==> flow/design.v <==
`timescale 1ns / 1ps
module judge(
	input [63:0]num,
	output [15:0] judge
    );
assign judge[0] = (num[3:0]==4'b0000)?1'b0:1'b1;	
assign judge[1] = (num[7:4]==4'b0000)?1'b0:1'b1;
assign judge[2] = (num[11:8]==4'b0000)?1'b0:1'b1;
assign judge[3] = (num[15:12]==4'b0000)?1'b0:1'b1;
assign judge[4] = (num[19:16]==4'b0000)?1'b0:1'b1;
assign judge[5] = (num[23:20]==4'b0000)?1'b0:1'b1;
assign judge[6] = (num[27:24]==4'b0000)?1'b0:1'b1;
assign judge[7] = (num[31:28]==4'b0000)?1'b0:1'b1;
assign judge[8] = (num[35:32]==4'b0000)?1'b0:1'b1;
assign judge[9] = (num[39:36]==4'b0000)?1'b0:1'b1;
assign judge[10] = (num[43:40]==4'b0000)?1'b0:1'b1;
assign judge[11] = (num[47:44]==4'b0000)?1'b0:1'b1;
assign judge[12] = (num[51:48]==4'b0000)?1'b0:1'b1;
assign judge[13] = (num[55:52]==4'b0000)?1'b0:1'b1;
assign judge[14] = (num[59:56]==4'b0000)?1'b0:1'b1;
assign judge[15] = (num[63:60]==4'b0000)?1'b0:1'b1;
endmodule
`timescale 1ns / 1ps
module GameModeEazy(
input wire clk,
input wire rst,
input wire load,
input wire [63:0] load_board,
input wire [3:0]btn,
input wire [3:0]mode,
output wire [63:0] num,
output wire [15:0] judge
    );
reg [63:0] num_reg; 
reg [63:0] num_reg_last;
reg [3:0]position_reg;
reg [1:0]count;
assign num = num_reg;
judge m0(.num(num),.judge(judge));
always @ (posedge clk)
if (rst) begin
	num_reg = 64'b0001000000000000000000000000000000000000000000000000000000010000;
	count = 2'b00;
end
else if (load) begin
	num_reg = load_board;
end
else if (mode==4'b0011) begin
	if (count==2'b11) count=2'b00; else count=count+1'b1;
	num_reg_last=num_reg;
		if (btn[0]==1)
		begin		
			if (num_reg[3:0]==4'b0000)
				begin
					num_reg[3:0]=num_reg[19:16];
					num_reg[19:16]=4'b0000;
				end
			if (num_reg[7:4]==4'b0000)
				begin
					num_reg[7:4]=num_reg[23:20];
					num_reg[23:20]=4'b0000;
				end	
			if (num_reg[11:8]==4'b0000)
				begin
					num_reg[11:8]=num_reg[27:24];
					num_reg[27:24]=4'b0000;
				end	
			if (num_reg[15:12]==4'b0000)
				begin
					num_reg[15:12]=num_reg[31:28];
					num_reg[31:28]=4'b0000;
				end	
			if (num_reg[19:16]==4'b0000)
				begin
					num_reg[19:16]=num_reg[35:32];
					num_reg[35:32]=4'b0000;
				end
			if (num_reg[23:20]==4'b0000)
				begin
					num_reg[23:20]=num_reg[39:36];
					num_reg[39:36]=4'b0000;
				end	
			if (num_reg[27:24]==4'b0000)
				begin
					num_reg[27:24]=num_reg[43:40];
					num_reg[43:40]=4'b0000;
				end	
			if (num_reg[31:28]==4'b0000)
				begin
					num_reg[31:28]=num_reg[47:44];
					num_reg[47:44]=4'b0000;
				end	
			if (num_reg[3:0]==4'b0000)
				begin
					num_reg[3:0]=num_reg[19:16];
					num_reg[19:16]=4'b0000;
				end
			if (num_reg[7:4]==4'b0000)
				begin
					num_reg[7:4]=num_reg[23:20];
					num_reg[23:20]=4'b0000;
				end	
			if (num_reg[11:8]==4'b0000)
				begin
					num_reg[11:8]=num_reg[27:24];
					num_reg[27:24]=4'b0000;
				end	
			if (num_reg[15:12]==4'b0000)
				begin
					num_reg[15:12]=num_reg[31:28];
					num_reg[31:28]=4'b0000;
				end	
			if (num_reg[35:32]==4'b0000)
				begin
					num_reg[35:32]=num_reg[51:48];
					num_reg[51:48]=4'b0000;
				end
			if (num_reg[39:36]==4'b0000)
				begin
					num_reg[39:36]=num_reg[55:52];
					num_reg[55:52]=4'b0000;
				end	
			if (num_reg[43:40]==4'b0000)
				begin
					num_reg[43:40]=num_reg[59:56];
					num_reg[59:56]=4'b0000;
				end	
			if (num_reg[47:44]==4'b0000)
				begin
					num_reg[47:44]=num_reg[63:60];
					num_reg[63:60]=4'b0000;
				end		
			if (num_reg[19:16]==4'b0000)
				begin
					num_reg[19:16]=num_reg[35:32];
					num_reg[35:32]=4'b0000;
				end
			if (num_reg[23:20]==4'b0000)
				begin
					num_reg[23:20]=num_reg[39:36];
					num_reg[39:36]=4'b0000;
				end	
			if (num_reg[27:24]==4'b0000)
				begin
					num_reg[27:24]=num_reg[43:40];
					num_reg[43:40]=4'b0000;
				end	
			if (num_reg[31:28]==4'b0000)
				begin
					num_reg[31:28]=num_reg[47:44];
					num_reg[47:44]=4'b0000;
				end	
			if (num_reg[3:0]==4'b0000)
				begin
					num_reg[3:0]=num_reg[19:16];
					num_reg[19:16]=4'b0000;
				end
			if (num_reg[7:4]==4'b0000)
				begin
					num_reg[7:4]=num_reg[23:20];
					num_reg[23:20]=4'b0000;
				end	
			if (num_reg[11:8]==4'b0000)
				begin
					num_reg[11:8]=num_reg[27:24];
					num_reg[27:24]=4'b0000;
				end	
			if (num_reg[15:12]==4'b0000)
				begin
					num_reg[15:12]=num_reg[31:28];
					num_reg[31:28]=4'b0000;
				end	
			if (num_reg[3:0]==num_reg[19:16] && num_reg[3:0]!=4'b0000)
				begin
					num_reg[3:0]=num_reg[3:0]+1'b1;
					num_reg[19:16]=4'b0000;
				end
			if (num_reg[7:4]==num_reg[23:20] && num_reg[7:4]!=4'b0000)
				begin
					num_reg[7:4]=num_reg[7:4]+1'b1;
					num_reg[23:20]=4'b0000;
				end	
			if (num_reg[11:8]==num_reg[27:24] && num_reg[11:8]!=4'b0000)
				begin
					num_reg[11:8]=num_reg[11:8]+1'b1;
					num_reg[27:24]=4'b0000;
				end	
			if (num_reg[15:12]==num_reg[31:28] && num_reg[15:12]!=4'b0000)
				begin
					num_reg[15:12]=num_reg[15:12]+1'b1;
					num_reg[31:28]=4'b0000;
				end	
			if (num_reg[35:32]==num_reg[19:16] && num_reg[35:32]!=4'b0000)
				begin
					num_reg[19:16]=num_reg[19:16]+1'b1;
					num_reg[35:32]=4'b0000;
				end
			if (num_reg[23:20]==num_reg[39:36] && num_reg[23:20]!=4'b000)
				begin
					num_reg[23:20]=num_reg[23:20]+1'b1;
					num_reg[39:36]=4'b0000;
				end	
			if (num_reg[43:40]==num_reg[27:24] && num_reg[43:40]!=4'b0000)
				begin
					num_reg[27:24]=num_reg[27:24]+1'b1;
					num_reg[43:40]=4'b0000;
				end	
			if (num_reg[47:44]==num_reg[31:28] && num_reg[47:44]!=4'b0000)
				begin
					num_reg[31:28]=num_reg[31:28]+1'b1;
					num_reg[47:44]=4'b0000;
				end	
			if (num_reg[35:32]==num_reg[51:48] && num_reg[35:32]!=4'b0000)
				begin
					num_reg[35:32]=num_reg[35:32]+1'b1;
					num_reg[51:48]=4'b0000;
				end
			if (num_reg[55:52]==num_reg[39:36] && num_reg[55:52]!=4'b0000) 
				begin
					num_reg[39:36]=num_reg[39:36]+1'b1;
					num_reg[55:52]=4'b0000;
				end	
			if (num_reg[43:40]==num_reg[59:56] && num_reg[43:40]!=4'b0000)
				begin
					num_reg[43:40]=num_reg[43:40]+1'b1;
					num_reg[59:56]=4'b0000;
				end	
			if (num_reg[47:44]==num_reg[63:60] && num_reg[47:44]!=4'b0000)
				begin
					num_reg[47:44]=num_reg[47:44]+1'b1;
					num_reg[63:60]=4'b0000;
				end		
			if (num_reg[3:0]==4'b0000)
				begin
					num_reg[3:0]=num_reg[19:16];
					num_reg[19:16]=4'b0000;
				end
			if (num_reg[7:4]==4'b0000)
				begin
					num_reg[7:4]=num_reg[23:20];
					num_reg[23:20]=4'b0000;
				end	
			if (num_reg[11:8]==4'b0000)
				begin
					num_reg[11:8]=num_reg[27:24];
					num_reg[27:24]=4'b0000;
				end	
			if (num_reg[15:12]==4'b0000)
				begin
					num_reg[15:12]=num_reg[31:28];
					num_reg[31:28]=4'b0000;
				end	
			if (num_reg[19:16]==4'b0000)
				begin
					num_reg[19:16]=num_reg[35:32];
					num_reg[35:32]=4'b0000;
				end
			if (num_reg[23:20]==4'b0000)
				begin
					num_reg[23:20]=num_reg[39:36];
					num_reg[39:36]=4'b0000;
				end	
			if (num_reg[27:24]==4'b0000)
				begin
					num_reg[27:24]=num_reg[43:40];
					num_reg[43:40]=4'b0000;
				end	
			if (num_reg[31:28]==4'b0000)
				begin
					num_reg[31:28]=num_reg[47:44];
					num_reg[47:44]=4'b0000;
				end	
			if (num_reg[3:0]==4'b0000)
				begin
					num_reg[3:0]=num_reg[19:16];
					num_reg[19:16]=4'b0000;
				end
			if (num_reg[7:4]==4'b0000)
				begin
					num_reg[7:4]=num_reg[23:20];
					num_reg[23:20]=4'b0000;
				end	
			if (num_reg[11:8]==4'b0000)
				begin
					num_reg[11:8]=num_reg[27:24];
					num_reg[27:24]=4'b0000;
				end	
			if (num_reg[15:12]==4'b0000)
				begin
					num_reg[15:12]=num_reg[31:28];
					num_reg[31:28]=4'b0000;
				end	
			if (num_reg[35:32]==4'b0000)
				begin
					num_reg[35:32]=num_reg[51:48];
					num_reg[51:48]=4'b0000;
				end
			if (num_reg[39:36]==4'b0000)
				begin
					num_reg[39:36]=num_reg[55:52];
					num_reg[55:52]=4'b0000;
				end	
			if (num_reg[43:40]==4'b0000)
				begin
					num_reg[43:40]=num_reg[59:56];
					num_reg[59:56]=4'b0000;
				end	
			if (num_reg[47:44]==4'b0000)
				begin
					num_reg[47:44]=num_reg[63:60];
					num_reg[63:60]=4'b0000;
				end		
			if (num_reg[19:16]==4'b0000)
				begin
					num_reg[19:16]=num_reg[35:32];
					num_reg[35:32]=4'b0000;
				end
			if (num_reg[23:20]==4'b0000)
				begin
					num_reg[23:20]=num_reg[39:36];
					num_reg[39:36]=4'b0000;
				end	
			if (num_reg[27:24]==4'b0000)
				begin
					num_reg[27:24]=num_reg[43:40];
					num_reg[43:40]=4'b0000;
				end	
			if (num_reg[31:28]==4'b0000)
				begin
					num_reg[31:28]=num_reg[47:44];
					num_reg[47:44]=4'b0000;
				end	
			if (num_reg[3:0]==4'b0000)
				begin
					num_reg[3:0]=num_reg[19:16];
					num_reg[19:16]=4'b0000;
				end
			if (num_reg[7:4]==4'b0000)
				begin
					num_reg[7:4]=num_reg[23:20];
					num_reg[23:20]=4'b0000;
				end	
			if (num_reg[11:8]==4'b0000)
				begin
					num_reg[11:8]=num_reg[27:24];
					num_reg[27:24]=4'b0000;
				end	
			if (num_reg[15:12]==4'b0000)
				begin
					num_reg[15:12]=num_reg[31:28];
					num_reg[31:28]=4'b0000;
				end	
			end		
	else if (btn[1]==1)
		begin	
			if (num_reg[51:48]==4'b0000)
				begin
					num_reg[51:48]=num_reg[35:32];
					num_reg[35:32]=4'b0000;
				end
			if (num_reg[55:52]==4'b0000)
				begin
					num_reg[55:52]=num_reg[39:36];
					num_reg[39:36]=4'b0000;
				end	
			if (num_reg[59:56]==4'b0000)
				begin
					num_reg[59:56]=num_reg[43:40];
					num_reg[43:40]=4'b0000;
				end	
			if (num_reg[63:60]==4'b0000)
				begin
					num_reg[63:60]=num_reg[47:44];
					num_reg[47:44]=4'b0000;
				end	
			if (num_reg[35:32]==4'b0000)
				begin
					num_reg[35:32]=num_reg[19:16];
					num_reg[19:16]=4'b0000;
				end
			if (num_reg[39:36]==4'b0000)
				begin
					num_reg[39:36]=num_reg[23:20];
					num_reg[23:20]=4'b0000;
				end	
			if (num_reg[43:40]==4'b0000)
				begin
					num_reg[43:40]=num_reg[27:24];
					num_reg[27:24]=4'b0000;
				end	
			if (num_reg[47:44]==4'b0000)
				begin
					num_reg[47:44]=num_reg[31:28];
					num_reg[31:28]=4'b0000;
				end	
			if (num_reg[51:48]==4'b0000)
				begin
					num_reg[51:48]=num_reg[35:32];
					num_reg[35:32]=4'b0000;
				end
			if (num_reg[55:52]==4'b0000)
				begin
					num_reg[55:52]=num_reg[39:36];
					num_reg[39:36]=4'b0000;
				end	
			if (num_reg[59:56]==4'b0000)
				begin
					num_reg[59:56]=num_reg[43:40];
					num_reg[43:40]=4'b0000;
				end	
			if (num_reg[63:60]==4'b0000)
				begin
					num_reg[63:60]=num_reg[47:44];
					num_reg[47:44]=4'b0000;
				end	
			if (num_reg[19:16]==4'b0000)
				begin
					num_reg[19:16]=num_reg[3:0];
					num_reg[3:0]=4'b0000;
				end
			if (num_reg[23:20]==4'b0000)
				begin
					num_reg[23:20]=num_reg[7:4];
					num_reg[7:4]=4'b0000;
				end	
			if (num_reg[27:24]==4'b0000)
				begin
					num_reg[27:24]=num_reg[11:8];
					num_reg[11:8]=4'b0000;
				end	
			if (num_reg[31:28]==4'b0000)
				begin
					num_reg[31:28]=num_reg[15:12];
					num_reg[15:12]=4'b0000;
				end		
			if (num_reg[35:32]==4'b0000)
				begin
					num_reg[35:32]=num_reg[19:16];
					num_reg[19:16]=4'b0000;
				end
			if (num_reg[39:36]==4'b0000)
				begin
					num_reg[39:36]=num_reg[23:20];
					num_reg[23:20]=4'b0000;
				end	
			if (num_reg[43:40]==4'b0000)
				begin
					num_reg[43:40]=num_reg[27:24];
					num_reg[27:24]=4'b0000;
				end	
			if (num_reg[47:44]==4'b0000)
				begin
					num_reg[47:44]=num_reg[31:28];
					num_reg[31:28]=4'b0000;
				end	
			if (num_reg[51:48]==4'b0000)
				begin
					num_reg[51:48]=num_reg[35:32];
					num_reg[35:32]=4'b0000;
				end
			if (num_reg[55:52]==4'b0000)
				begin
					num_reg[55:52]=num_reg[39:36];
					num_reg[39:36]=4'b0000;
				end	
			if (num_reg[59:56]==4'b0000)
				begin
					num_reg[59:56]=num_reg[43:40];
					num_reg[43:40]=4'b0000;
				end	
			if (num_reg[63:60]==4'b0000)
				begin
					num_reg[63:60]=num_reg[47:44];
					num_reg[47:44]=4'b0000;
				end	
			if (num_reg[51:48]==num_reg[35:32] && num_reg[51:48]!=4'b0000)
				begin
					num_reg[51:48]=num_reg[51:48]+1'b1;
					num_reg[35:32]=4'b0000;
				end
			if (num_reg[55:52]==num_reg[39:36] && num_reg[55:52]!=4'b0000)
				begin
					num_reg[55:52]=num_reg[55:52]+1'b1;
					num_reg[39:36]=4'b0000;
				end	
			if (num_reg[59:56]==num_reg[43:40] && num_reg[59:56]!=4'b0000)
				begin
					num_reg[59:56]=num_reg[59:56]+1'b1;
					num_reg[43:40]=4'b0000;
				end	
			if (num_reg[63:60]==num_reg[47:44] && num_reg[63:60]!=4'b0000)
				begin
					num_reg[63:60]=num_reg[63:60]+1'b1;
					num_reg[47:44]=4'b0000;
				end	
			if (num_reg[35:32]==num_reg[19:16] && num_reg[35:32]!=4'b0000)
				begin
					num_reg[35:32]=num_reg[35:32]+1'b1;
					num_reg[19:16]=4'b0000;
				end
			if (num_reg[39:36]==num_reg[23:20] && num_reg[39:36]!=4'b0000)
				begin
					num_reg[39:36]=num_reg[39:36]+1'b1;
					num_reg[23:20]=4'b0000;
				end	
			if (num_reg[43:40]==num_reg[27:24] && num_reg[43:40]!=4'b0000)
				begin
					num_reg[43:40]=num_reg[43:40]+1'b1;
					num_reg[27:24]=4'b0000;
				end	
			if (num_reg[47:44]==num_reg[31:28] && num_reg[47:44]!=4'b0000)
				begin
					num_reg[47:44]=num_reg[47:44]+1'b1;
					num_reg[31:28]=4'b0000;
				end	
			if (num_reg[19:16]==num_reg[3:0] && num_reg[19:16]!=4'b0000)
				begin
					num_reg[19:16]=num_reg[19:16]+1'b1;
					num_reg[3:0]=4'b0000;
				end
			if (num_reg[23:20]==num_reg[7:4] && num_reg[23:20]!=4'b0000)
				begin
					num_reg[23:20]=num_reg[23:20]+1'b1;
					num_reg[7:4]=4'b0000;
				end	
			if (num_reg[27:24]==num_reg[11:8] && num_reg[27:24]!=4'b0000)
				begin
					num_reg[27:24]=num_reg[27:24]+1'b1;
					num_reg[11:8]=4'b0000;
				end	
			if (num_reg[31:28]==num_reg[15:12] && num_reg[31:28]!=4'b0000)
				begin
					num_reg[31:28]=num_reg[31:28]+1'b1;
					num_reg[15:12]=4'b0000;
				end		
			if (num_reg[51:48]==4'b0000)
				begin
					num_reg[51:48]=num_reg[35:32];
					num_reg[35:32]=4'b0000;
				end
			if (num_reg[55:52]==4'b0000)
				begin
					num_reg[55:52]=num_reg[39:36];
					num_reg[39:36]=4'b0000;
				end	
			if (num_reg[59:56]==4'b0000)
				begin
					num_reg[59:56]=num_reg[43:40];
					num_reg[43:40]=4'b0000;
				end	
			if (num_reg[63:60]==4'b0000)
				begin
					num_reg[63:60]=num_reg[47:44];
					num_reg[47:44]=4'b0000;
				end	
			if (num_reg[35:32]==4'b0000)
				begin
					num_reg[35:32]=num_reg[19:16];
					num_reg[19:16]=4'b0000;
				end
			if (num_reg[39:36]==4'b0000)
				begin
					num_reg[39:36]=num_reg[23:20];
					num_reg[23:20]=4'b0000;
				end	
			if (num_reg[43:40]==4'b0000)
				begin
					num_reg[43:40]=num_reg[27:24];
					num_reg[27:24]=4'b0000;
				end	
			if (num_reg[47:44]==4'b0000)
				begin
					num_reg[47:44]=num_reg[31:28];
					num_reg[31:28]=4'b0000;
				end	
			if (num_reg[51:48]==4'b0000)
				begin
					num_reg[51:48]=num_reg[35:32];
					num_reg[35:32]=4'b0000;
				end
			if (num_reg[55:52]==4'b0000)
				begin
					num_reg[55:52]=num_reg[39:36];
					num_reg[39:36]=4'b0000;
				end	
			if (num_reg[59:56]==4'b0000)
				begin
					num_reg[59:56]=num_reg[43:40];
					num_reg[43:40]=4'b0000;
				end	
			if (num_reg[63:60]==4'b0000)
				begin
					num_reg[63:60]=num_reg[47:44];
					num_reg[47:44]=4'b0000;
				end	
			if (num_reg[19:16]==4'b0000)
				begin
					num_reg[19:16]=num_reg[3:0];
					num_reg[3:0]=4'b0000;
				end
			if (num_reg[23:20]==4'b0000)
				begin
					num_reg[23:20]=num_reg[7:4];
					num_reg[7:4]=4'b0000;
				end	
			if (num_reg[27:24]==4'b0000)
				begin
					num_reg[27:24]=num_reg[11:8];
					num_reg[11:8]=4'b0000;
				end	
			if (num_reg[31:28]==4'b0000)
				begin
					num_reg[31:28]=num_reg[15:12];
					num_reg[15:12]=4'b0000;
				end		
			if (num_reg[35:32]==4'b0000)
				begin
					num_reg[35:32]=num_reg[19:16];
					num_reg[19:16]=4'b0000;
				end
			if (num_reg[39:36]==4'b0000)
				begin
					num_reg[39:36]=num_reg[23:20];
					num_reg[23:20]=4'b0000;
				end	
			if (num_reg[43:40]==4'b0000)
				begin
					num_reg[43:40]=num_reg[27:24];
					num_reg[27:24]=4'b0000;
				end	
			if (num_reg[47:44]==4'b0000)
				begin
					num_reg[47:44]=num_reg[31:28];
					num_reg[31:28]=4'b0000;
				end	
			if (num_reg[51:48]==4'b0000)
				begin
					num_reg[51:48]=num_reg[35:32];
					num_reg[35:32]=4'b0000;
				end
			if (num_reg[55:52]==4'b0000)
				begin
					num_reg[55:52]=num_reg[39:36];
					num_reg[39:36]=4'b0000;
				end	
			if (num_reg[59:56]==4'b0000)
				begin
					num_reg[59:56]=num_reg[43:40];
					num_reg[43:40]=4'b0000;
				end	
			if (num_reg[63:60]==4'b0000)
				begin
					num_reg[63:60]=num_reg[47:44];
					num_reg[47:44]=4'b0000;
				end	
			end	
	else if(btn[2]==1)
	begin
			if (num_reg[3:0]==4'b0000)
				begin
					num_reg[3:0]=num_reg[7:4];
					num_reg[7:4]=4'b0000;
				end
			if (num_reg[19:16]==4'b0000)
				begin
					num_reg[19:16]=num_reg[23:20];
					num_reg[23:20]=4'b0000;
				end	
			if (num_reg[35:32]==4'b0000)
				begin
					num_reg[35:32]=num_reg[39:36];
					num_reg[39:36]=4'b0000;
				end	
			if (num_reg[51:48]==4'b0000)
				begin
					num_reg[51:48]=num_reg[55:52];
					num_reg[55:52]=4'b0000;
				end	
			if (num_reg[7:4]==4'b0000)
				begin
					num_reg[7:4]=num_reg[11:8];
					num_reg[11:8]=4'b0000;
				end
			if (num_reg[23:20]==4'b0000)
				begin
					num_reg[23:20]=num_reg[27:24];
					num_reg[27:24]=4'b0000;
				end	
			if (num_reg[39:36]==4'b0000)
				begin
					num_reg[39:36]=num_reg[43:40];
					num_reg[43:40]=4'b0000;
				end	
			if (num_reg[55:52]==4'b0000)
				begin
					num_reg[55:52]=num_reg[59:56];
					num_reg[59:56]=4'b0000;
				end	
			if (num_reg[3:0]==4'b0000)
				begin
					num_reg[3:0]=num_reg[7:4];
					num_reg[7:4]=4'b0000;
				end
			if (num_reg[19:16]==4'b0000)
				begin
					num_reg[19:16]=num_reg[23:20];
					num_reg[23:20]=4'b0000;
				end	
			if (num_reg[35:32]==4'b0000)
				begin
					num_reg[35:32]=num_reg[39:36];
					num_reg[39:36]=4'b0000;
				end	
			if (num_reg[51:48]==4'b0000)
				begin
					num_reg[51:48]=num_reg[55:52];
					num_reg[55:52]=4'b0000;
				end	
			if (num_reg[11:8]==4'b0000)
				begin
					num_reg[11:8]=num_reg[15:12];
					num_reg[15:12]=4'b0000;
				end
			if (num_reg[27:24]==4'b0000)
				begin
					num_reg[27:24]=num_reg[31:28];
					num_reg[31:28]=4'b0000;
				end	
			if (num_reg[43:40]==4'b0000)
				begin
					num_reg[43:40]=num_reg[47:44];
					num_reg[47:44]=4'b0000;
				end	
			if (num_reg[59:56]==4'b0000)
				begin
					num_reg[59:56]=num_reg[63:60];
					num_reg[63:60]=4'b0000;
				end		
			if (num_reg[7:4]==4'b0000)
				begin
					num_reg[7:4]=num_reg[11:8];
					num_reg[11:8]=4'b0000;
				end
			if (num_reg[23:20]==4'b0000)
				begin
					num_reg[23:20]=num_reg[27:24];
					num_reg[27:24]=4'b0000;
				end	
			if (num_reg[39:36]==4'b0000)
				begin
					num_reg[39:36]=num_reg[43:40];
					num_reg[43:40]=4'b0000;
				end	
			if (num_reg[55:52]==4'b0000)
				begin
					num_reg[55:52]=num_reg[59:56];
					num_reg[59:56]=4'b0000;
				end	
			if (num_reg[3:0]==4'b0000)
				begin
					num_reg[3:0]=num_reg[7:4];
					num_reg[7:4]=4'b0000;
				end
			if (num_reg[19:16]==4'b0000)
				begin
					num_reg[19:16]=num_reg[23:20];
					num_reg[23:20]=4'b0000;
				end	
			if (num_reg[35:32]==4'b0000)
				begin
					num_reg[35:32]=num_reg[39:36];
					num_reg[39:36]=4'b0000;
				end	
			if (num_reg[51:48]==4'b0000)
				begin
					num_reg[51:48]=num_reg[55:52];
					num_reg[55:52]=4'b0000;
				end	
			if (num_reg[3:0]==num_reg[7:4] && num_reg[3:0]!=4'b0000)
				begin
					num_reg[3:0]=num_reg[3:0]+1'b1;
					num_reg[7:4]=4'b0000;
				end
			if (num_reg[19:16]==num_reg[23:20] && num_reg[19:16]!=4'b0000)
				begin
					num_reg[19:16]=num_reg[19:16]+1'b1;
					num_reg[23:20]=4'b0000;
				end	
			if (num_reg[35:32]==num_reg[39:36] && num_reg[35:32]!=4'b0000)
				begin
					num_reg[35:32]=num_reg[35:32]+1'b1;
					num_reg[39:36]=4'b0000;
				end	
			if (num_reg[51:48]==num_reg[55:52] && num_reg[51:48]!=4'b0000)
				begin
					num_reg[51:48]=num_reg[51:48]+1'b1;
					num_reg[55:52]=4'b0000;
				end	
			if (num_reg[7:4]==num_reg[11:8] && num_reg[7:4]!=4'b0000)
				begin
					num_reg[7:4]=num_reg[7:4]+1'b1;
					num_reg[11:8]=4'b0000;
				end
			if (num_reg[23:20]==num_reg[27:24] && num_reg[23:20]!=4'b0000)
				begin
					num_reg[23:20]=num_reg[23:20]+1'b1;
					num_reg[27:24]=4'b0000;
				end	
			if (num_reg[39:36]==num_reg[43:40] && num_reg[39:36]!=4'b0000)
				begin
					num_reg[39:36]=num_reg[39:36]+1'b1;
					num_reg[43:40]=4'b0000;
				end	
			if (num_reg[55:52]==num_reg[59:56] && num_reg[55:52]!=4'b0000)
				begin
					num_reg[55:52]=num_reg[55:52]+1'b1;
					num_reg[59:56]=4'b0000;
				end	
			if (num_reg[11:8]==num_reg[15:12] && num_reg[11:8]!=4'b0000)
				begin
					num_reg[11:8]=num_reg[11:8]+1'b1;
					num_reg[15:12]=4'b0000;
				end
			if (num_reg[27:24]==num_reg[31:28] && num_reg[27:24]!=4'b0000)
				begin
					num_reg[27:24]=num_reg[27:24]+1'b1;
					num_reg[31:28]=4'b0000;
				end	
			if (num_reg[43:40]==num_reg[47:44] && num_reg[43:40]!=4'b0000)
				begin
					num_reg[43:40]=num_reg[43:40]+1'b1;
					num_reg[47:44]=4'b0000;
				end	
			if (num_reg[59:56]==num_reg[63:60] && num_reg[59:56]!=4'b0000)
				begin
					num_reg[59:56]=num_reg[59:56]+1'b1;
					num_reg[63:60]=4'b0000;
				end		
			if (num_reg[3:0]==4'b0000)
				begin
					num_reg[3:0]=num_reg[7:4];
					num_reg[7:4]=4'b0000;
				end
			if (num_reg[19:16]==4'b0000)
				begin
					num_reg[19:16]=num_reg[23:20];
					num_reg[23:20]=4'b0000;
				end	
			if (num_reg[35:32]==4'b0000)
				begin
					num_reg[35:32]=num_reg[39:36];
					num_reg[39:36]=4'b0000;
				end	
			if (num_reg[51:48]==4'b0000)
				begin
					num_reg[51:48]=num_reg[55:52];
					num_reg[55:52]=4'b0000;
				end	
			if (num_reg[7:4]==4'b0000)
				begin
					num_reg[7:4]=num_reg[11:8];
					num_reg[11:8]=4'b0000;
				end
			if (num_reg[23:20]==4'b0000)
				begin
					num_reg[23:20]=num_reg[27:24];
					num_reg[27:24]=4'b0000;
				end	
			if (num_reg[39:36]==4'b0000)
				begin
					num_reg[39:36]=num_reg[43:40];
					num_reg[43:40]=4'b0000;
				end	
			if (num_reg[55:52]==4'b0000)
				begin
					num_reg[55:52]=num_reg[59:56];
					num_reg[59:56]=4'b0000;
				end	
			if (num_reg[3:0]==4'b0000)
				begin
					num_reg[3:0]=num_reg[7:4];
					num_reg[7:4]=4'b0000;
				end
			if (num_reg[19:16]==4'b0000)
				begin
					num_reg[19:16]=num_reg[23:20];
					num_reg[23:20]=4'b0000;
				end	
			if (num_reg[35:32]==4'b0000)
				begin
					num_reg[35:32]=num_reg[39:36];
					num_reg[39:36]=4'b0000;
				end	
			if (num_reg[51:48]==4'b0000)
				begin
					num_reg[51:48]=num_reg[55:52];
					num_reg[55:52]=4'b0000;
				end	
			if (num_reg[11:8]==4'b0000)
				begin
					num_reg[11:8]=num_reg[15:12];
					num_reg[15:12]=4'b0000;
				end
			if (num_reg[27:24]==4'b0000)
				begin
					num_reg[27:24]=num_reg[31:28];
					num_reg[31:28]=4'b0000;
				end	
			if (num_reg[43:40]==4'b0000)
				begin
					num_reg[43:40]=num_reg[47:44];
					num_reg[47:44]=4'b0000;
				end	
			if (num_reg[59:56]==4'b0000)
				begin
					num_reg[59:56]=num_reg[63:60];
					num_reg[63:60]=4'b0000;
				end		
			if (num_reg[7:4]==4'b0000)
				begin
					num_reg[7:4]=num_reg[11:8];
					num_reg[11:8]=4'b0000;
				end
			if (num_reg[23:20]==4'b0000)
				begin
					num_reg[23:20]=num_reg[27:24];
					num_reg[27:24]=4'b0000;
				end	
			if (num_reg[39:36]==4'b0000)
				begin
					num_reg[39:36]=num_reg[43:40];
					num_reg[43:40]=4'b0000;
				end	
			if (num_reg[55:52]==4'b0000)
				begin
					num_reg[55:52]=num_reg[59:56];
					num_reg[59:56]=4'b0000;
				end	
			if (num_reg[3:0]==4'b0000)
				begin
					num_reg[3:0]=num_reg[7:4];
					num_reg[7:4]=4'b0000;
				end
			if (num_reg[19:16]==4'b0000)
				begin
					num_reg[19:16]=num_reg[23:20];
					num_reg[23:20]=4'b0000;
				end	
			if (num_reg[35:32]==4'b0000)
				begin
					num_reg[35:32]=num_reg[39:36];
					num_reg[39:36]=4'b0000;
				end	
			if (num_reg[51:48]==4'b0000)
				begin
					num_reg[51:48]=num_reg[55:52];
					num_reg[55:52]=4'b0000;
				end	
		end	
	else if(btn[3]==1)
	begin		
			if (num_reg[15:12]==4'b0000)
				begin
					num_reg[15:12]=num_reg[11:8];
					num_reg[11:8]=4'b0000;
				end
			if (num_reg[31:28]==4'b0000)
				begin
					num_reg[31:28]=num_reg[27:24];
					num_reg[27:24]=4'b0000;
				end	
			if (num_reg[47:44]==4'b0000)
				begin
					num_reg[47:44]=num_reg[43:40];
					num_reg[43:40]=4'b0000;
				end	
			if (num_reg[63:60]==4'b0000)
				begin
					num_reg[63:60]=num_reg[59:56];
					num_reg[59:56]=4'b0000;
				end	
			if (num_reg[11:8]==4'b0000)
				begin
					num_reg[11:8]=num_reg[7:4];
					num_reg[7:4]=4'b0000;
				end
			if (num_reg[27:24]==4'b0000)
				begin
					num_reg[27:24]=num_reg[23:20];
					num_reg[23:20]=4'b0000;
				end	
			if (num_reg[43:40]==4'b0000)
				begin
					num_reg[43:40]=num_reg[39:36];
					num_reg[39:36]=4'b0000;
				end	
			if (num_reg[59:56]==4'b0000)
				begin
					num_reg[59:56]=num_reg[55:52];
					num_reg[55:52]=4'b0000;
				end	
			if (num_reg[15:12]==4'b0000)
				begin
					num_reg[15:12]=num_reg[11:8];
					num_reg[11:8]=4'b0000;
				end
			if (num_reg[31:28]==4'b0000)
				begin
					num_reg[31:28]=num_reg[27:24];
					num_reg[27:24]=4'b0000;
				end	
			if (num_reg[47:44]==4'b0000)
				begin
					num_reg[47:44]=num_reg[43:40];
					num_reg[43:40]=4'b0000;
				end	
			if (num_reg[63:60]==4'b0000)
				begin
					num_reg[63:60]=num_reg[59:56];
					num_reg[59:56]=4'b0000;
				end	
			if (num_reg[7:4]==4'b0000)
				begin
					num_reg[7:4]=num_reg[3:0];
					num_reg[3:0]=4'b0000;
				end
			if (num_reg[23:20]==4'b0000)
				begin
					num_reg[23:20]=num_reg[19:16];
					num_reg[19:16]=4'b0000;
				end	
			if (num_reg[39:36]==4'b0000)
				begin
					num_reg[39:36]=num_reg[35:32];
					num_reg[35:32]=4'b0000;
				end	
			if (num_reg[55:52]==4'b0000)
				begin
					num_reg[55:52]=num_reg[51:48];
					num_reg[51:48]=4'b0000;
				end		
			if (num_reg[11:8]==4'b0000)
				begin
					num_reg[11:8]=num_reg[7:4];
					num_reg[7:4]=4'b0000;
				end
			if (num_reg[27:24]==4'b0000)
				begin
					num_reg[27:24]=num_reg[23:20];
					num_reg[23:20]=4'b0000;
				end	
			if (num_reg[43:40]==4'b0000)
				begin
					num_reg[43:40]=num_reg[39:36];
					num_reg[39:36]=4'b0000;
				end	
			if (num_reg[59:56]==4'b0000)
				begin
					num_reg[59:56]=num_reg[55:52];
					num_reg[55:52]=4'b0000;
				end	
			if (num_reg[15:12]==4'b0000)
				begin
					num_reg[15:12]=num_reg[11:8];
					num_reg[11:8]=4'b0000;
				end
			if (num_reg[31:28]==4'b0000)
				begin
					num_reg[31:28]=num_reg[27:24];
					num_reg[27:24]=4'b0000;
				end	
			if (num_reg[47:44]==4'b0000)
				begin
					num_reg[47:44]=num_reg[43:40];
					num_reg[43:40]=4'b0000;
				end	
			if (num_reg[63:60]==4'b0000)
				begin
					num_reg[63:60]=num_reg[59:56];
					num_reg[59:56]=4'b0000;
				end	
			if (num_reg[15:12]==num_reg[11:8] && num_reg[15:12]!=4'b0000)
				begin
					num_reg[15:12]=num_reg[15:12]+1'b1;
					num_reg[11:8]=4'b0000;
				end
			if (num_reg[31:28]==num_reg[27:24] && num_reg[31:28]!=4'b0000)
				begin
					num_reg[31:28]=num_reg[31:28]+1'b1;
					num_reg[27:24]=4'b0000;
				end	
			if (num_reg[47:44]==num_reg[43:40] && num_reg[47:44]!=4'b0000)
				begin
					num_reg[47:44]=num_reg[47:44]+1'b1;
					num_reg[43:40]=4'b0000;
				end	
			if (num_reg[63:60]==num_reg[59:56] && num_reg[63:60]!=4'b0000)
				begin
					num_reg[63:60]=num_reg[63:60]+1'b1;
					num_reg[59:56]=4'b0000;
				end	
			if (num_reg[11:8]==num_reg[7:4] && num_reg[11:8]!=4'b0000)
				begin
					num_reg[11:8]=num_reg[11:8]+1'b1;
					num_reg[7:4]=4'b0000;
				end
			if (num_reg[27:24]==num_reg[23:20] && num_reg[27:24]!=4'b0000)
				begin
					num_reg[27:24]=num_reg[27:24]+1'b1;
					num_reg[23:20]=4'b0000;
				end	
			if (num_reg[43:40]==num_reg[39:36] && num_reg[43:40]!=4'b0000)
				begin
					num_reg[43:40]=num_reg[43:40]+1'b1;
					num_reg[39:36]=4'b0000;
				end	
			if (num_reg[59:56]==num_reg[55:52] && num_reg[59:56]!=4'b0000)
				begin
					num_reg[59:56]=num_reg[59:56]+1'b1;
					num_reg[55:52]=4'b0000;
				end	
			if (num_reg[7:4]==num_reg[3:0] && num_reg[7:4]!=4'b0000)
				begin
					num_reg[7:4]=num_reg[7:4]+1'b1;
					num_reg[3:0]=4'b0000;
				end
			if (num_reg[23:20]==num_reg[19:16] && num_reg[23:20]!=4'b0000)
				begin
					num_reg[23:20]=num_reg[23:20]+1'b1;
					num_reg[19:16]=4'b0000;
				end	
			if (num_reg[39:36]==num_reg[35:32] && num_reg[39:36]!=4'b0000)
				begin
					num_reg[39:36]=num_reg[39:36]+1'b1;
					num_reg[35:32]=4'b0000;
				end	
			if (num_reg[55:52]==num_reg[51:48] && num_reg[55:52]!=4'b0000)
				begin
					num_reg[55:52]=num_reg[55:52]+1'b1;
					num_reg[51:48]=4'b0000;
				end		
			if (num_reg[15:12]==4'b0000)
				begin
					num_reg[15:12]=num_reg[11:8];
					num_reg[11:8]=4'b0000;
				end
			if (num_reg[31:28]==4'b0000)
				begin
					num_reg[31:28]=num_reg[27:24];
					num_reg[27:24]=4'b0000;
				end	
			if (num_reg[47:44]==4'b0000)
				begin
					num_reg[47:44]=num_reg[43:40];
					num_reg[43:40]=4'b0000;
				end	
			if (num_reg[63:60]==4'b0000)
				begin
					num_reg[63:60]=num_reg[59:56];
					num_reg[59:56]=4'b0000;
				end	
			if (num_reg[11:8]==4'b0000)
				begin
					num_reg[11:8]=num_reg[7:4];
					num_reg[7:4]=4'b0000;
				end
			if (num_reg[27:24]==4'b0000)
				begin
					num_reg[27:24]=num_reg[23:20];
					num_reg[23:20]=4'b0000;
				end	
			if (num_reg[43:40]==4'b0000)
				begin
					num_reg[43:40]=num_reg[39:36];
					num_reg[39:36]=4'b0000;
				end	
			if (num_reg[59:56]==4'b0000)
				begin
					num_reg[59:56]=num_reg[55:52];
					num_reg[55:52]=4'b0000;
				end	
			if (num_reg[15:12]==4'b0000)
				begin
					num_reg[15:12]=num_reg[11:8];
					num_reg[11:8]=4'b0000;
				end
			if (num_reg[31:28]==4'b0000)
				begin
					num_reg[31:28]=num_reg[27:24];
					num_reg[27:24]=4'b0000;
				end	
			if (num_reg[47:44]==4'b0000)
				begin
					num_reg[47:44]=num_reg[43:40];
					num_reg[43:40]=4'b0000;
				end	
			if (num_reg[63:60]==4'b0000)
				begin
					num_reg[63:60]=num_reg[59:56];
					num_reg[59:56]=4'b0000;
				end	
			if (num_reg[7:4]==4'b0000)
				begin
					num_reg[7:4]=num_reg[3:0];
					num_reg[3:0]=4'b0000;
				end
			if (num_reg[23:20]==4'b0000)
				begin
					num_reg[23:20]=num_reg[19:16];
					num_reg[19:16]=4'b0000;
				end	
			if (num_reg[39:36]==4'b0000)
				begin
					num_reg[39:36]=num_reg[35:32];
					num_reg[35:32]=4'b0000;
				end	
			if (num_reg[55:52]==4'b0000)
				begin
					num_reg[55:52]=num_reg[51:48];
					num_reg[51:48]=4'b0000;
				end		
			if (num_reg[11:8]==4'b0000)
				begin
					num_reg[11:8]=num_reg[7:4];
					num_reg[7:4]=4'b0000;
				end
			if (num_reg[27:24]==4'b0000)
				begin
					num_reg[27:24]=num_reg[23:20];
					num_reg[23:20]=4'b0000;
				end	
			if (num_reg[43:40]==4'b0000)
				begin
					num_reg[43:40]=num_reg[39:36];
					num_reg[39:36]=4'b0000;
				end	
			if (num_reg[59:56]==4'b0000)
				begin
					num_reg[59:56]=num_reg[55:52];
					num_reg[55:52]=4'b0000;
				end	
			if (num_reg[15:12]==4'b0000)
				begin
					num_reg[15:12]=num_reg[11:8];
					num_reg[11:8]=4'b0000;
				end
			if (num_reg[31:28]==4'b0000)
				begin
					num_reg[31:28]=num_reg[27:24];
					num_reg[27:24]=4'b0000;
				end	
			if (num_reg[47:44]==4'b0000)
				begin
					num_reg[47:44]=num_reg[43:40];
					num_reg[43:40]=4'b0000;
				end	
			if (num_reg[63:60]==4'b0000)
				begin
					num_reg[63:60]=num_reg[59:56];
					num_reg[59:56]=4'b0000;
				end	
		end	
		if (num_reg !=num_reg_last) begin
		if (count==2'b00) position_reg=4'b0000;
		if (count==2'b01) position_reg=4'b0101;
		if (count==2'b10) position_reg=4'b1010;
		if (count==2'b11) position_reg=4'b1111;
		if (num_reg[4*position_reg+3]!=0 || num_reg[4*position_reg+2]!=0 || num_reg[4*position_reg+1]!=0 ||num_reg[4*position_reg]!=0) position_reg=(position_reg==4'b1111)?4'b0000:position_reg+1'b1;
		if (num_reg[4*position_reg+3]!=0 || num_reg[4*position_reg+2]!=0 || num_reg[4*position_reg+1]!=0 ||num_reg[4*position_reg]!=0) position_reg=(position_reg==4'b1111)?4'b0000:position_reg+1'b1;
		if (num_reg[4*position_reg+3]!=0 || num_reg[4*position_reg+2]!=0 || num_reg[4*position_reg+1]!=0 ||num_reg[4*position_reg]!=0) position_reg=(position_reg==4'b1111)?4'b0000:position_reg+1'b1;
		if (num_reg[4*position_reg+3]!=0 || num_reg[4*position_reg+2]!=0 || num_reg[4*position_reg+1]!=0 ||num_reg[4*position_reg]!=0) position_reg=(position_reg==4'b1111)?4'b0000:position_reg+1'b1;
		if (num_reg[4*position_reg+3]!=0 || num_reg[4*position_reg+2]!=0 || num_reg[4*position_reg+1]!=0 ||num_reg[4*position_reg]!=0) position_reg=(position_reg==4'b1111)?4'b0000:position_reg+1'b1;
		if (num_reg[4*position_reg+3]!=0 || num_reg[4*position_reg+2]!=0 || num_reg[4*position_reg+1]!=0 ||num_reg[4*position_reg]!=0) position_reg=(position_reg==4'b1111)?4'b0000:position_reg+1'b1;
		if (num_reg[4*position_reg+3]!=0 || num_reg[4*position_reg+2]!=0 || num_reg[4*position_reg+1]!=0 ||num_reg[4*position_reg]!=0) position_reg=(position_reg==4'b1111)?4'b0000:position_reg+1'b1;
		if (num_reg[4*position_reg+3]!=0 || num_reg[4*position_reg+2]!=0 || num_reg[4*position_reg+1]!=0 ||num_reg[4*position_reg]!=0) position_reg=(position_reg==4'b1111)?4'b0000:position_reg+1'b1;
		if (num_reg[4*position_reg+3]!=0 || num_reg[4*position_reg+2]!=0 || num_reg[4*position_reg+1]!=0 ||num_reg[4*position_reg]!=0) position_reg=(position_reg==4'b1111)?4'b0000:position_reg+1'b1;
		if (num_reg[4*position_reg+3]!=0 || num_reg[4*position_reg+2]!=0 || num_reg[4*position_reg+1]!=0 ||num_reg[4*position_reg]!=0) position_reg=(position_reg==4'b1111)?4'b0000:position_reg+1'b1;
		if (num_reg[4*position_reg+3]!=0 || num_reg[4*position_reg+2]!=0 || num_reg[4*position_reg+1]!=0 ||num_reg[4*position_reg]!=0) position_reg=(position_reg==4'b1111)?4'b0000:position_reg+1'b1;
		if (num_reg[4*position_reg+3]!=0 || num_reg[4*position_reg+2]!=0 || num_reg[4*position_reg+1]!=0 ||num_reg[4*position_reg]!=0) position_reg=(position_reg==4'b1111)?4'b0000:position_reg+1'b1;
		if (num_reg[4*position_reg+3]!=0 || num_reg[4*position_reg+2]!=0 || num_reg[4*position_reg+1]!=0 ||num_reg[4*position_reg]!=0) position_reg=(position_reg==4'b1111)?4'b0000:position_reg+1'b1;
		if (num_reg[4*position_reg+3]!=0 || num_reg[4*position_reg+2]!=0 || num_reg[4*position_reg+1]!=0 ||num_reg[4*position_reg]!=0) position_reg=(position_reg==4'b1111)?4'b0000:position_reg+1'b1;
		if (num_reg[4*position_reg+3]!=0 || num_reg[4*position_reg+2]!=0 || num_reg[4*position_reg+1]!=0 ||num_reg[4*position_reg]!=0) position_reg=(position_reg==4'b1111)?4'b0000:position_reg+1'b1;
		if (num_reg[4*position_reg+3]!=0 || num_reg[4*position_reg+2]!=0 || num_reg[4*position_reg+1]!=0 ||num_reg[4*position_reg]!=0) position_reg=(position_reg==4'b1111)?4'b0000:position_reg+1'b1;
		if (num_reg[3:0]>4'b0111 || num_reg[7:4]>4'b0111 || num_reg[11:8]>4'b0111 || num_reg[15:12]>4'b0111 || 
			 num_reg[19:16]>4'b0111 || num_reg[23:20]>4'b0111 || num_reg[27:24]>4'b0111 || num_reg[31:28]>4'b0111 ||
			 num_reg[35:32]>4'b0111 || num_reg[39:36]>4'b0111 || num_reg[43:40]>4'b0111 || num_reg[47:44]>4'b0111 ||
			 num_reg[51:48]>4'b0111 || num_reg[55:52]>4'b0111 || num_reg[59:56]>4'b0111 || num_reg[63:60]>4'b0111)
		num_reg[4*position_reg +: 4]=4'b0010;
		else
		num_reg[4*position_reg +: 4]=4'b0001;
	end	
end	
endmodule
==> flow/run.sh <==
#!/bin/bash
# the make line also repeats each setting of config.mk as NAME=value (left out here)
make -C /OpenROAD-flow-scripts/flow DESIGN_CONFIG=/design/flow/config.mk WORK_HOME=/design/flow/orfs CLKGATE_MAP_FILE= finish
==> flow/config.mk <==
export PLATFORM = sky130hd
export DESIGN_NAME = GameModeEazy
export DESIGN_NICKNAME = GameModeEazy
export VERILOG_FILES = /design/flow/design.v
export SDC_FILE = /design/flow/constraint.sdc
export NUM_CORES = 4
export LEC_CHECK = 0
export CAP_MARGIN = 20
export CORE_MARGIN = 2
export CORE_UTILIZATION = 70
export CTS_CLUSTER_DIAMETER = 136
export CTS_CLUSTER_SIZE = 24
export MAX_ROUTING_LAYER = met4
export SETUP_SLACK_MARGIN = -1.2
export SLEW_MARGIN = 20
==> flow/constraint.sdc <==
create_clock -name core_clock -period 17.2 [get_ports {clk}]
set_input_delay 3.4400 -clock core_clock [delete_from_list [all_inputs] [get_ports {clk}]]
set_output_delay 3.4400 -clock core_clock [all_outputs]
set_load 0.01 [all_outputs]
==> results of run 1 <==
through the flow:
step / worst slack [ps] / TNS [ps]
after floorplan: -7830 / -489760
after global placement: -7010 / -447650
==> GITHUB_STEP_SUMMARY, run 1 <==
### Yosys + OpenROAD results

| Metric | Value |
|---|---|
| Row cnt | 92 |
| Synth Area in XOR/XNOR | 6.21% |
| Syn Nets | 7016 |
| Halt Reason | [ERROR DPL-0038] Utilization greater than 100%, impossible to legalize |
| RD Place Congestion | 1.42 |
| EDFF count, synth | 3 |
| Syn Inst Count | 6829 |
| Synthesized registers | 69 |
| Commonest cells post-synth | 620 x a21oi_1, 602 x nor2_1, 592 x nand2_1, 368 x o21ai_0, 288 x clkbuf_1 |
| Post-synthesis compound-gate area fraction | 44.3% |
| Sequential area share after synthesis | 3.14% |
| Async set-reset flop share out of synthesis | 0% |
| Initial core utilization | 71.1% |
| Main flop type | dfxtp_1 |
| Netlist Area Pre-Place | 0.0450 mm2 |
| Number of buffers inserted by port buffering | 154 |
| Distinct lib cells | 149 |
| Top cells by area | a21oi_1 6.9%, nor2_1 5.0%, nand2_1 4.9% |
| Chip area | 0.0663 mm2 |
| Main logic family | AND-OR/OR-AND gates |
| Yosys warning tally | 1 |
| Yosys stat cell total | 6829 |
| Top cell type's share of synthesized area | 6.90% |
| Adders+Majority by Area | 3.20% |
| Die X | 258 um |
| Multiplexer area fraction after synthesis | 8.14% |
| Die height | 258 um |
| Post-Synthesis Mean Instance Area | 6.59 um2 |
| Failed at | detailed placement |
| I/O pins | 155 |
| Area figure in the yosys stat output | 0.0450 mm2 |
| Synth Area in Simple Gates | 28.2% |
| Status | stopped before the end |
| Core box area | 0.0633 mm2 |
| Top-count cell post-synth | a21oi_1 |
| Leading area contributor after synthesis | a21oi_1 |
==> inputs of run 2 (changes only) <==
- CORE_UTILIZATION: 70 -> 50
- CTS_CLUSTER_DIAMETER: 136 -> not set
- CTS_CLUSTER_SIZE: 24 -> not set
- MAX_ROUTING_LAYER: met4 -> not set
- SETUP_SLACK_MARGIN: -1.2 -> -2.0
- TNS_END_PERCENT: not set -> 5
- clock period: 17.2 -> 24.0 ns (I/O delays scaled with it)
==> run 2 against run 1 <==
Effect of this change:
- area after synthesis stayed put
- synthesized cell count stayed put
- die size is 39% higher
- the layout now fails its checks (setup timing)
==> GITHUB_STEP_SUMMARY, run 2 <==
## PnR job results

| Metric | Value |
|---|---|
| Yosys stat cell total | 6829 (unchanged) |
| Core box area | 0.0896 mm2 (+42%) |
| DR pass1 iterations | 11 |
| Die X | 304 um (+18%) |
| R2R Setup Slk | -1400 ps |
| Crit path capture | num_reg[1] |
| I/O pins | 155 (unchanged) |
| Final nets | 8579 |
| Routed wire per std cell | 28.4 um |
| Number of buffers inserted by port buffering | 154 (unchanged) |
| Adders+Majority by Area | 3.20% (unchanged) |
| Syn Nets | 7016 (unchanged) |
| Top-count cell post-synth | a21oi_1 |
| Post-synthesis compound-gate area fraction | 44.3% (unchanged) |
| Clk_skew | 7.87 ps |
| Hold endpoint | count[0] |
| CTS Hold Bufs | 0 |
| Data required, critical path | 24220 ps |
| Distinct lib cells | 149 (unchanged) |
| Largest net degree at the start of global routing | 67 |
| DRT antenna net count | 0 |
| CP top delay family | AND-OR/OR-AND gates |
| HP Class | reg2reg |
| Commonest cells post-synth | 620 x a21oi_1, 602 x nor2_1, 592 x nand2_1, 368 x o21ai_0, 288 x clkbuf_1 |
| Sequential area share after synthesis | 3.14% (unchanged) |
| Min Tclk post-route | 25400 ps |
| WS Path Type | reg2reg |
| TritonCTS clock tree | done |
| Residual DRC | 0 |
| Starting DRT DRC Count | 12600 |
| Synth Area in Simple Gates | 28.2% (unchanged) |
| H-tree levels | 3 |
| Grt ovf | 0 |
| Layout violations | setup timing |
| Via total after detailed routing | 69700 |
| Detailed placement HPWL | 216000 um |
| HP Start | count[0] |
| Slew headroom | 18.1% |
| Worst-Skew Late Latency | 370 ps |
| GRT Total Usage | 55.3% |
| Worst reg2reg path depth | 102 |
| First-pass GRT wire length | 396000 um |
| Log Warnings | 71 |
| Initial core utilization | 50.2% (-21 points) |
| Final number of setup-violating endpoints | 64 |
| Number of global-route vias before repair | 63200 |
| Status | finished with violations |
| Area Growth Syn to Fin | 36.6% |
| Most used cell, CP | buf_4 |
| Netlist Area Pre-Place | 0.0450 mm2 (unchanged) |
| RR Endpoint | num_reg[1] |
| Synth Area in XOR/XNOR | 6.21% (unchanged) |
| Syn Inst Count | 6829 (unchanged) |
| Startpoint Class | register |
| CTS Sinks | 69 |
| Leading area contributor after synthesis | a21oi_1 |
| Main flop type | dfxtp_1 |
| Chip area | 0.0924 mm2 (+39%) |
| Worst path slowest cell | a2111oi_0 |
| Async set-reset flop share out of synthesis | 0% (unchanged) |
| Clock Root Buffer | clkbuf_16 |
| Initial antenna violation count | 30 |
| Critical Path Source | num_reg[37] |
| Total Wirelength | 273000 um |
| Area figure in the yosys stat output | 0.0450 mm2 (unchanged) |
| # fillers | 8054 |
| FMAX | 0.0394 GHz |
| Critical R2R Launch | num_reg[37] |
| Final period util | 106% |
| CP max stage delay | 890 ps |
| Max clock buf depth | 2 |
| Row cnt | 110 (+20%) |
| Worst-path fanout max | 10 |
| Hold path depth | 2 |
| Synthesized registers | 69 (unchanged) |
| Multiplexer area fraction after synthesis | 8.14% (unchanged) |
| Main logic family | AND-OR/OR-AND gates |
| PnR worst setup slack | -1400 ps |
| Endpoints failing hold | 0 |
| WP data arrival | 25620 ps |
| Max_cap viols | 0 |
| Yosys warning tally | 1 (unchanged) |
| Logic area | 0.0414 mm2 |
| Critical path depth | 102 |
| CP Buf/Inv Count | 23 |
| EDFF count, synth | 3 (unchanged) |
| Clock Pin Slew Worst Setup and Hold Paths | 70 ps |
| Worst Max-Slew Pin Slew | 1220 ps |
| Top cells by area | a21oi_1 6.9%, nor2_1 5.0%, nand2_1 4.9% |
| Hold slack final | 574 ps |
| RD Place Congestion | 1.21 (-15%) |
| Final Max Slew Viols | 0 |
| Num CTS Buffers | 9 |
| Top cell type's share of synthesized area | 6.90% (unchanged) |
| Vias per std cell | 7.26 |
| Reg area | 0.00142 mm2 |
| Post-Synthesis Mean Instance Area | 6.59 um2 (unchanged) |
| Die height | 304 um (+18%) |
| Worst Setup End Kind | register |
==> run 2: routing by layer <==
metal | part of all wire (%) | global-route usage [%] | vias up
met5 | 0.21 | 0.879 | -
met4 | 9.5 | 40.4 | 36
met3 | 17 | 25.7 | 1822
met2 | 38 | 77.2 | 6192
met1 | 35 | 65.9 | 31900
li1 | - | - | 29800
==> run 2: cell type report <==
cell class / instances / area share (%)
antenna: 21 / 0.0855
clock inverter: 2 / 0.0244
clock buffer: 14 / 0.462
sequential: 69 / 2.31
inverter: 277 / 1.74
timing repair buffer: 2013 / 25.6
multi-input combinational: 6022 / 67.4
tap: 1176 / 2.39
==> run 2: through the flow <==
stage	area [um2]	util [%]	std cells	setup TNS, ps	worst slack (ps)
after floorplan	45300	-	6829	-96850	-1990
after global placement	60200	67.2	9522	-33480	-808
after detailed placement	60200	67.2	9522	-67290	-1320
after CTS	60500	67.6	9538	-76940	-1460
after global routing	61400	68.6	9576	-135380	-2320
final	61500	68.6	9594	-70810	-1400
==> run 2: timing repair <==
item,CTS,global route
buffers inserted,0,37
endpoints found under the setup margin,0,66
gates resized,0,131
==> inputs of run 3 (changes only) <==
- SETUP_SLACK_MARGIN: -2.0 -> -1.71
- clock period: 24.0 -> 24.3 ns (I/O delays scaled with it)
==> run 3 against run 2 <==
Effect of this change:
- the layout still fails its checks (setup timing)
- setup slack better by 330 ps
- fmax hardly changed
- cell area is 4.1% lower
- final cell count is 3.5% lower
- global-route usage is 1.1 points lower
- worst hold slack better by 11 ps
- via count is 2.0% lower
- largest cell class unchanged
==> GITHUB_STEP_SUMMARY, run 3 <==
## PnR job results

| Metric | Value |
|---|---|
| Top cells by area | a21oi_1 6.9%, nor2_1 5.0%, nand2_1 4.9% |
| CP max stage delay | 610 ps (-280 ps) |
| HP Start | count[1] |
| Async set-reset flop share out of synthesis | 0% (unchanged) |
| Core box area | 0.0896 mm2 (unchanged) |
| TritonCTS clock tree | done |
| FMAX | 0.0394 GHz (about the same) |
| Synth Area in XOR/XNOR | 6.21% (unchanged) |
| Final Max Slew Viols | 0 (unchanged) |
| Commonest cells post-synth | 620 x a21oi_1, 602 x nor2_1, 592 x nand2_1, 368 x o21ai_0, 288 x clkbuf_1 |
| EDFF count, synth | 3 (unchanged) |
| HP Class | reg2reg |
| Top-count cell post-synth | a21oi_1 |
| Final nets | 8245 (-3.9%) |
| Endpoints failing hold | 0 (unchanged) |
| Syn Inst Count | 6829 (unchanged) |
| Routed wire per std cell | 28.8 um (+1.4%) |
| Adders+Majority by Area | 3.20% (unchanged) |
| Most used cell, CP | buf_4 |
| Area figure in the yosys stat output | 0.0450 mm2 (unchanged) |
| RR Endpoint | num_reg[32] |
| Hold slack final | 585 ps (+11.0 ps) |
| CTS Sinks | 69 (unchanged) |
| Min Tclk post-route | 25370 ps (-25.2 ps) |
| Top cell type's share of synthesized area | 6.90% (unchanged) |
| H-tree levels | 3 (unchanged) |
| Netlist Area Pre-Place | 0.0450 mm2 (unchanged) |
| Initial core utilization | 50.2% (unchanged) |
| Row cnt | 110 (unchanged) |
| RSZ-0062 raised after global routing | true |
| Final period util | 104% (-1.4 points) |
| Worst reg2reg path depth | 109 (+6.9%) |
| Clock Root Buffer | clkbuf_16 |
| Post-Place Cells | 9207 (-3.3%) |
| Starting DRT DRC Count | 12400 (-2.2%) |
| CP Buf/Inv Count | 16 (-30%) |
| Detailed placement HPWL | 209000 um (-3.3%) |
| Slew headroom | 3.56% (-15 points) |
| Final Core Density | 65.8% (-2.8 points) |
| Post-route cell area | 0.0590 mm2 (-4.1%) |
| DR pass1 iterations | 22 (+11) |
| Final number of setup-violating endpoints | 64 (unchanged) |
| Layout violations | setup timing |
| Via total after detailed routing | 68300 (-2.0%) |
| Yosys stat cell total | 6829 (unchanged) |
| Sequential area share after synthesis | 3.14% (unchanged) |
| Clk_skew | 21.4 ps (+13.5 ps) |
| Log Warnings | 72 (+1.4%) |
| Data required, critical path | 24500 ps (+280 ps) |
| Chip area | 0.0924 mm2 (unchanged) |
| Leading area contributor after synthesis | a21oi_1 |
| First-pass GRT wire length | 389000 um (-1.9%) |
| Distinct lib cells | 149 (unchanged) |
| Status | finished with violations |
| Vias per std cell | 7.38 (+1.5%) |
| Grt ovf | 0 (unchanged) |
| DRT antenna net count | 0 (unchanged) |
| Worst path slowest cell | dfxtp_1 |
| Worst-Skew Late Latency | 380 ps (about the same) |
| Post-Route Setup TNS | -51600 ps (+19210 ps) |
| Die height | 304 um (unchanged) |
| Total Wirelength | 267000 um (-2.1%) |
| I/O pins | 155 (unchanged) |
| WP data arrival | 25570 ps (-50 ps) |
| Worst Setup End Kind | register |
| Post-synthesis compound-gate area fraction | 44.3% (unchanged) |
| R2R Setup Slk | -1070 ps (+330 ps) |
| Syn Nets | 7016 (unchanged) |
| Logic area | 0.0414 mm2 (about the same) |
| Largest net degree at the start of global routing | 77 (+15%) |
| WS Path Type | reg2reg |
| CP top delay family | AND-OR/OR-AND gates |
| Synthesized registers | 69 (unchanged) |
| Residual DRC | 0 (unchanged) |
| Post-Synthesis Mean Instance Area | 6.59 um2 (unchanged) |
| Placed Area | 0.0579 mm2 (-3.8%) |
| Startpoint Class | register |
| Hold endpoint | count[1] |
| PnR worst setup slack | -1070 ps (+325 ps) |
| Number of global-route vias before repair | 62100 (-1.8%) |
| Main flop type | dfxtp_1 |
| Num CTS Buffers | 9 (unchanged) |
| Max clock buf depth | 2 (unchanged) |
| Critical Path Source | num_reg[52] |
| Main logic family | AND-OR/OR-AND gates |
| Clock Pin Slew Worst Setup and Hold Paths | 80 ps (about the same) |
| Area Growth Syn to Fin | 31.1% |
| Crit path capture | num_reg[32] |
| Max_cap viols | 0 (unchanged) |
| Synth Area in Simple Gates | 28.2% (unchanged) |
| Critical path depth | 109 (+6.9%) |
| GRT Total Usage | 54.2% (-1.1 points) |
| Yosys warning tally | 1 (unchanged) |
| Critical R2R Launch | num_reg[52] |
| Number of buffers inserted by port buffering | 154 (unchanged) |
| RD Place Congestion | 1.21 (-0.14%) |
| Reg area | 0.00142 mm2 (-0.44%) |
| Worst-path fanout max | 11 (+1) |
| Worst Max-Slew Pin Slew | 1440 ps (+225 ps) |
| Die X | 304 um (unchanged) |
| Initial antenna violation count | 21 (-30%) |
| Fin cells | 9261 (-3.5%) |
| # fillers | 8324 (+3.4%) |
| CTS Hold Bufs | 0 (unchanged) |
| Hold path depth | 2 (unchanged) |
| Multiplexer area fraction after synthesis | 8.14% (unchanged) |
run 3: final cells by class:
cell class | count | area share, %
Tap cell | 1176 | 2.50
Inverter | 277 | 1.78
Sequential cell | 69 | 2.40
Clock inverter | 5 | 0.108
Timing Repair Buffer | 1681 | 22.5
Multi-Input combinational cell | 6020 | 70.2
Antenna cell | 22 | 0.0934
Clock buffer | 11 | 0.448
run 3: per-stage QoR:
stage / setup slack, ps
after floorplan: -1700
after global placement: -904
after detailed placement: -1220
after CTS: -1340
after global routing: -2020
final: -1070
run 3: repair_timing:
action | CTS | global route
endpoints found under the setup margin | 0 | 65
resized | 0 | 110
setup buffers | 0 | 18
endpoints found under the hold margin | 0 | 0
run 3: routing by layer:
layer  track usage [%]  vias up  routed length, um
met5              1.71        -                368
met4              37.6       24              25100
met3              26.3     1779              46300
met2              75.5     5934             101000
met1              64.6    31500              94000
li1                  -    29100                  -
==> inputs of run 4 (changes only) <==
- ABC_AREA: not set -> 1
- CORE_UTILIZATION: 50 -> 30
- CTS_CLUSTER_DIAMETER: not set -> 221
- GPL_ROUTABILITY_DRIVEN: not set -> 0
- PLACE_DENSITY_LB_ADDON: not set -> 0.24
- SETUP_SLACK_MARGIN: -1.71 -> not set
- TNS_END_PERCENT: 5 -> not set
- clock period: 24.3 -> 18.5 ns (I/O delays scaled with it)
==> run 4 against run 3 <==
Effect of this change:
- still fails the layout checks on setup timing
- utilization is 24 points lower
- fmax rose by 36%
- die size rose by 34%
- global-route usage down 27 points
- cell area shrank 15%
- register-to-register slack improved by 910 ps
- critical endpoint is now num_reg[19]
- largest cell class unchanged
- highest routed layer unchanged
==> GITHUB_STEP_SUMMARY, run 4 <==
## PnR job results

| Metric | Value |
|---|---|
| Row cnt | 127 (+15%) |
| CP top delay family | simple AND/OR/NAND/NOR gates |
| Max clock buf depth | 2 (unchanged) |
| Worst Setup End Kind | register |
| Critical R2R Launch | num_reg[63] |
| Number of global-route vias before repair | 45300 (-27%) |
| Number of buffers inserted by port buffering | 154 (unchanged) |
| CTS Sinks | 69 (unchanged) |
| Yosys stat cell total | 6909 (+1.2%) |
| Worst-Skew Late Latency | 410 ps (+30 ps) |
| Routed wire per std cell | 18.9 um (-34%) |
| Worst Max-Slew Pin Slew | 1190 ps (-252 ps) |
| Clock Root Buffer | clkbuf_16 |
| HP Start | num_reg[10] |
| Post-Route Setup TNS | -2950 ps (+48650 ps) |
| Worst path slowest cell | dfxtp_4 |
| First-pass GRT wire length | 262000 um (-33%) |
| Top cell type's share of synthesized area | 25.0% (+18 points) |
| Area figure in the yosys stat output | 0.0364 mm2 (-19%) |
| Largest net degree at the start of global routing | 54 (-30%) |
| Top-count cell post-synth | nand2_1 |
| Hold path depth | 2 (unchanged) |
| Synth Area in Simple Gates | 63.9% (+36 points) |
| I/O pins | 155 (unchanged) |
| Via total after detailed routing | 50600 (-26%) |
| Final nets | 8048 (-2.4%) |
| Max_cap viols | 0 (unchanged) |
| Clock Pin Slew Worst Setup and Hold Paths | 70 ps (about the same) |
| Slew headroom | 20.1% (+17 points) |
| WS Path Type | reg2reg |
| Top cells by area | nand2_1 25%, nand3_1 14%, inv_1 7.4% |
| Starting DRT DRC Count | 5180 (-58%) |
| Post-route cell area | 0.0500 mm2 (-15%) |
| Core box area | 0.120 mm2 (+34%) |
| WP data arrival | 18900 ps (-6670 ps) |
| RR Endpoint | num_reg[19] |
| Main flop type | dfxtp_1 |
| Syn Nets | 7096 (+1.1%) |
| Min Tclk post-route | 18660 ps (-6710 ps) |
| Multiplexer area fraction after synthesis | 0.0310% (-8.1 points) |
| Final period util | 101% (-3.6 points) |
| Endpoints failing hold | 0 (unchanged) |
| CP Buf/Inv Count | 16 (unchanged) |
| Data required, critical path | 18750 ps (-5750 ps) |
| Vias per std cell | 5.33 (-28%) |
| EDFF count, synth | 3 (unchanged) |
| Synth Area in XOR/XNOR | 3.88% (-2.3 points) |
| Final Core Density | 41.6% (-24 points) |
| Post-synthesis compound-gate area fraction | 11.3% (-33 points) |
| HP Class | reg2reg |
| Distinct lib cells | 77 (-48%) |
| Startpoint Class | register |
| Leading area contributor after synthesis | nand2_1 |
| Die height | 352 um (+16%) |
| Post-Synthesis Mean Instance Area | 5.26 um2 (-20%) |
| Num CTS Buffers | 9 (unchanged) |
| Yosys warning tally | 1 (unchanged) |
| TritonCTS clock tree | done |
| Detailed placement HPWL | 144000 um (-31%) |
| Status | finished with violations |
| Initial core utilization | 30.3% (-20 points) |
| Sequential area share after synthesis | 3.88% (+0.74 points) |
| Syn Inst Count | 6909 (+1.2%) |
| PnR worst setup slack | -158 ps (+913 ps) |
| Commonest cells post-synth | 2423 x nand2_1, 1031 x nand3_1, 718 x inv_1, 489 x nor2_1, 268 x nand2_2 |
| Residual DRC | 0 (unchanged) |
| Clk_skew | 15.6 ps (-5.86 ps) |
| Layout violations | setup timing |
| DR pass1 iterations | 6 (-73%) |
| H-tree levels | 3 (unchanged) |
| Hold endpoint | num_reg[10] |
| Worst reg2reg path depth | 162 (+49%) |
| DRT antenna net count | 0 (unchanged) |
| Chip area | 0.124 mm2 (+34%) |
| Area Growth Syn to Fin | 37.4% |
| Post-Place Cells | 9299 (+1.0%) |
| RSZ-0062 raised after global routing | true |
| Crit path capture | num_reg[19] |
| GRT Total Usage | 26.7% (-27 points) |
| Final number of setup-violating endpoints | 46 (-28%) |
| Total Wirelength | 179000 um (-33%) |
| Fin cells | 9482 (+2.4%) |
| Most used cell, CP | nand2_1 |
| Placed Area | 0.0445 mm2 (-23%) |
| Die X | 352 um (+16%) |
| Initial antenna violation count | 8 (-62%) |
| Synthesized registers | 69 (unchanged) |
| Log Warnings | 72 (unchanged) |
| Worst-path fanout max | 8 (-3) |
| Main logic family | simple AND/OR/NAND/NOR gates |
## run 4: area by class of cell
class                           instances  area (um2)
Multi-Input combinational cell       5838       33800
Timing Repair Buffer                 1097        9000
Tap cell                             1612        2020
Clock inverter                          5        40.0
Fill cell                           13100       70200
Sequential cell                        69        1470
Clock buffer                           11         264
Inverter                              846        3320
Antenna cell                            4        10.0
## run 4: through the flow
step                      setup slack (ps)  hold slack, ps
after global routing                 -1280             553
after floorplan                        744             513
after global placement                -457             544
final                                 -158             539
after detailed placement              -746             548
after CTS                            0.151             560
## run 4: per-layer routing
layer	up-vias	routed length (um)	global-route usage, %
li1	24400	-	-
met1	23200	75200	35.7
met2	2438	74500	40.3
met3	522	19000	6.15
met4	10	10500	12.8
met5	-	63	0
## run 4: what timing repair did
action,4_1_cts,5_1_grt
endpoints found under the setup margin,64,67
pin swaps,68,225
cloned,9,3
buffers inserted,36,115
hold endpoints to repair,0,0
gates resized,266,669
